==> flow/design.v <==
module rotational_cordic_stage #(parameter rot, i, n) (
  output logic signed [n:0] xprime, yprime,
  output logic signed [15:0] theta_out,
  input logic signed [n:0] x, y,
  input logic signed [15:0] theta
);
logic sigma;
assign sigma = theta[15] === 1;
assign theta_out = sigma ? theta + rot : theta - rot;
assign xprime = sigma ? x + (y >>> i) : x - (y >>> i);
assign yprime = sigma ? y - (x >>> i) : y + (x >>> i);
endmodule
module rotational_cordic (
  output logic data_out_rot,
  output logic [15:0] xprime,
  output logic [15:0] yprime,
  input logic [15:0] x,
  input logic [15:0] y,
  input logic [15:0] theta,
  input logic clk, reset, start
);
parameter logic [255:0] rot_lut = {
	16'd12868,	 
	16'd7596,	 
	16'd4014,	 
	16'd2037,	 
	16'd1023,	 
	16'd512,	 
	16'd256,	 
	16'd128,	 
	16'd64,		 
	16'd32,		 
	16'd16,		 
	16'd8,		 
	16'd4,		 
	16'd2,		 
	16'd1,		 
	16'd0		 
};
parameter k = 0.607252935;
parameter int k_scaled = 9949;	 
parameter stages = 16;
parameter n = 16;
logic signed [n:0] r_x[stages], r_y[stages];
logic signed [15:0] r_theta[stages];
logic r_data_out[stages];
assign r_x[0] = {x[15], x};
assign r_y[0] = {y[15], y};
assign r_theta[0] = theta;
assign r_data_out[0] = start;
logic signed [n:0] x_out[stages], y_out[stages];
logic signed [15:0] theta_out[stages];
assign data_out_rot = r_data_out[stages - 1];
logic signed [n:0] x_prime, y_prime;
assign x_prime = x_out[stages - 1] * k_scaled /  (1 << 14);
assign y_prime = y_out[stages - 1] * k_scaled /  (1 << 14);
assign xprime = {x_prime[n], x_prime[n - 2:0]};
assign yprime = {y_prime[n], y_prime[n - 2:0]};
genvar i;
generate
for (i = 0; i < stages - 1; i++)
begin: registers
	always_ff @(posedge clk, posedge reset)
		if (reset)
		begin
			r_x[i + 1] <= 0;
			r_y[i + 1] <= 0;
			r_theta[i + 1] <= 0;
			r_data_out[i + 1] <= 0;
		end
		else
		begin
			r_x[i + 1] <= x_out[i];
			r_y[i + 1] <= y_out[i];
			r_theta[i + 1] <= theta_out[i];
			r_data_out[i + 1] <= r_data_out[i];
		end
end
for (i = 0; i < stages; i++)
begin: calcStages
	rotational_cordic_stage #(.rot(rot_lut[16*(15-i) +: 16]), .i(i), .n(n)) s0 (
		.x(r_x[i]), .y(r_y[i]), .theta(r_theta[i]),
		.xprime(x_out[i]), .yprime(y_out[i]), .theta_out(theta_out[i]), .*
	);
end
endgenerate
endmodule
clock: 14.5 ns
lec_check: 0
cap_margin: 20
core_margin: 4
core_utilization: 40
gpl_routability_driven: 1
gpl_timing_driven: 0
hold_slack_margin: 0.29
place_density: 0.78
setup_slack_margin: 4.03
slew_margin: 40
tns_end_percent: 70
run.sh (not shown) runs the stock make flow with config.mk's settings and CLKGATE_MAP_FILE=.
The starting point completed without violations.
Next try:
ABC_AREA = 1   (was default)
CORE_MARGIN = 2   (was 4)
CORE_UTILIZATION = 72   (was 40)
CTS_CLUSTER_DIAMETER = 209   (was default)
GPL_ROUTABILITY_DRIVEN = default   (was 1)
GPL_TIMING_DRIVEN = default   (was 0)
HOLD_SLACK_MARGIN = default   (was 0.29)
PLACE_DENSITY = default   (was 0.78)
SETUP_SLACK_MARGIN = 1.84   (was 4.03)
SLEW_MARGIN = 20   (was 40)
TNS_END_PERCENT = default   (was 70)
clock period = 7.06 ns   (was 14.5 ns; I/O delays follow)
With this change the flow produced a layout that fails on negative setup slack.
Global-route usage climbs by 24 points.
Worst setup slack is worse by 4.9 ns.
Flip-flop count stays the same.
Non-clock buffer count climbs by 316.
Cell area rose by 6.1%.
Next try:
ABC_AREA = default   (was 1)
CORE_UTILIZATION = 71   (was 72)
CTS_CLUSTER_DIAMETER = 36   (was 209)
CTS_CLUSTER_SIZE = 19   (was default)
PLACE_DENSITY_LB_ADDON = 0.28   (was default)
SETUP_SLACK_MARGIN = -0.96   (was 1.84)
clock period = 11.2 ns   (was 7.06 ns; I/O delays follow)
Result: The changed run finished but fails on negative setup slack. Worst setup slack gets better by 2.3 ns. Design area goes down by a few percent. Routed wire length falls by about a fifth. Clock skew rises by 0.032 ns. Core utilization decreases by 3.7 points. Synthesized cell count shrinks by about a fifth. Area after synthesis went down by a few percent.
